==> job 2475: inputs <==
## top
module top(input clk, rst_raw, up, left, right, down, 
           input [15:0]switches, output dp,a,b,c,d,e,f,g, output [3:0]anode,
           output load_done, output reg fsm_done);
    wire [7:0] A, B;     
    wire [3:0] init_ram_addr, fsm_ram_addr, ram_addr;    
    wire [1:0] rf_w_addr;
    wire rf_w_en;
    wire ram_w_en, init_ram_w_en, fsm_ram_w_en;    
    wire [1:0] reg_r_addr1, reg_r_addr2, reg_r_addr3, reg_r_addr4;
    wire [7:0] init_w_ram_data, fsm_w_ram_data, 
               w_ram_data, r_ram_data;   
    wire acc_en, acc_clear;
    wire done;
    wire [3:0] pp0, pp1;  
    wire [1:0] A1, A2, B1, B2;   
    wire [4:0] acc;  
    wire [4:0] C11, C12, C21, C22;   
    wire up_clean, left_clean, rst, right_clean, down_clean;    
    reg load_en;
    reg load_button;     
    reg start_button;    
    reg C11_button, C12_button, C21_button, C22_button;  
    reg display;     
    debouncer udb(.clk(clk), .raw(up), .clean(up_clean)); 
    debouncer ldb(.clk(clk), .raw(left), .clean(left_clean)); 
    debouncer cdb(.clk(clk), .raw(rst_raw), .clean(rst));  
    debouncer rdb(.clk(clk), .raw(right), .clean(right_clean)); 
    debouncer ddb(.clk(clk), .raw(down), .clean(down_clean)); 
    load_RAM init(.clk(clk), 
                  .rst(rst), 
                  .en(load_en), 
                  .button(load_button), 
                  .matrices(switches), 
                  .write_en(init_ram_w_en), 
                  .done(load_done), 
                  .ram_addr(init_ram_addr),
                  .w_ram_data(init_w_ram_data));   
    controller fsm(.clk(clk),
                   .rst(rst),
                   .start(start_button),
                   .acc(acc),
                   .ram_addr(fsm_ram_addr),
                   .rf_w_addr(rf_w_addr),
                   .ram_w_en(fsm_ram_w_en), 
                   .rf_w_en(rf_w_en), 
                   .w_ram_data(fsm_w_ram_data), 
                   .reg_r_addr1(reg_r_addr1), 
                   .reg_r_addr2(reg_r_addr2), 
                   .reg_r_addr3(reg_r_addr3), 
                   .reg_r_addr4(reg_r_addr4),
                   .acc_en(acc_en),
                   .acc_clear(acc_clear),
  ...
Settings: LEC_CHECK=0, ABC_AREA=1, CAP_MARGIN=25, CELL_PAD_IN_SITES_DETAIL_PLACEMENT=1, CORE_ASPECT_RATIO=1.42, CORE_MARGIN=5, CORE_UTILIZATION=51, CTS_CLUSTER_DIAMETER=221, GPL_ROUTABILITY_DRIVEN=0, GPL_TIMING_DRIVEN=0, MAX_ROUTING_LAYER=met4, MIN_ROUTING_LAYER=met2, PLACE_DENSITY_LB_ADDON=0.16, SETUP_SLACK_MARGIN=1.44, SLEW_MARGIN=30; clock period 7.52 ns.
run.sh (not shown) runs the stock make flow with config.mk's settings and CLKGATE_MAP_FILE=.
==> job 5802: changes against job 2475 <==
- ABC_AREA: 1 -> unset
- CAP_MARGIN: 25 -> 20
- CELL_PAD_IN_SITES_DETAIL_PLACEMENT: 1 -> unset
- CORE_ASPECT_RATIO: 1.42 -> unset
- CORE_MARGIN: 5 -> 2
- CORE_UTILIZATION: 51 -> 66
- CTS_CLUSTER_DIAMETER: 221 -> unset
- GPL_ROUTABILITY_DRIVEN: 0 -> unset
- GPL_TIMING_DRIVEN: 0 -> unset
- MAX_ROUTING_LAYER: met4 -> unset
- MIN_ROUTING_LAYER: met2 -> unset
- PLACE_DENSITY_LB_ADDON: 0.16 -> unset
- SETUP_SLACK_MARGIN: 1.44 -> 1.5
- SLEW_MARGIN: 30 -> 20
==> flow/constraint.sdc (replaced) <==
create_clock -name core_clock -period 6.6 [get_ports {clk}]
set_input_delay 1.3200 -clock core_clock [delete_from_list [all_inputs] [get_ports {clk}]]
set_output_delay 1.3200 -clock core_clock [all_outputs]
set_load 0.01 [all_outputs]
==> job 3253: changes against job 2475 <==
- ABC_AREA: 1 -> unset
- CAP_MARGIN: 25 -> 20
- CELL_PAD_IN_SITES_DETAIL_PLACEMENT: 1 -> unset
- CORE_ASPECT_RATIO: 1.42 -> unset
- CORE_MARGIN: 5 -> 2
- CORE_UTILIZATION: 51 -> 72
- CTS_CLUSTER_DIAMETER: 221 -> 224
- CTS_CLUSTER_SIZE: unset -> 14
- GPL_TIMING_DRIVEN: 0 -> unset
- MAX_ROUTING_LAYER: met4 -> unset
- MIN_ROUTING_LAYER: met2 -> met1
- SETUP_SLACK_MARGIN: 1.44 -> unset
- SLEW_MARGIN: 30 -> 40
==> flow/constraint.sdc (replaced) <==
create_clock -name core_clock -period 3.03 [get_ports {clk}]
set_input_delay 0.6060 -clock core_clock [delete_from_list [all_inputs] [get_ports {clk}]]
set_output_delay 0.6060 -clock core_clock [all_outputs]
set_load 0.01 [all_outputs]
==> qor summary <==
metric	job 3253	job 2475	job 5802
Area share of xor/xnor cells in the synthesized design	4.07%	3.86%	4.07%
Flip-flop and latch share of the layout cell area	42.4%	42.2%	42.5%
Largest stage delay on the critical path	0.64 ns	0.59 ns	0.66 ns
Run status	complete, no violations	complete, no violations	complete, no violations
Portion of the clock cycle consumed by the worst path in the final layout	87.9%	45.8%	55.0%
Hold Path Origin	display$_SDFFE_PP0P_	fsm.PS[5]$_DFF_P_	seg.ctrl.PS[0]$_DFF_P_
Number of buffers inserted during clock tree synthesis	20	24	24
Placed Instances	1411	1696	1388
FP Core Util	73.4%	51.3%	67.4%
Power in combinational cells	0.00611 W	0.00282 W	0.00264 W
TAP cells	216	301	225
Worst EP required	3.27 ns	7.80 ns	6.86 ns
Comb/total area	44.7%	40.7%	44.7%
No activity file was given, so power comes from the tool's default toggle rates.
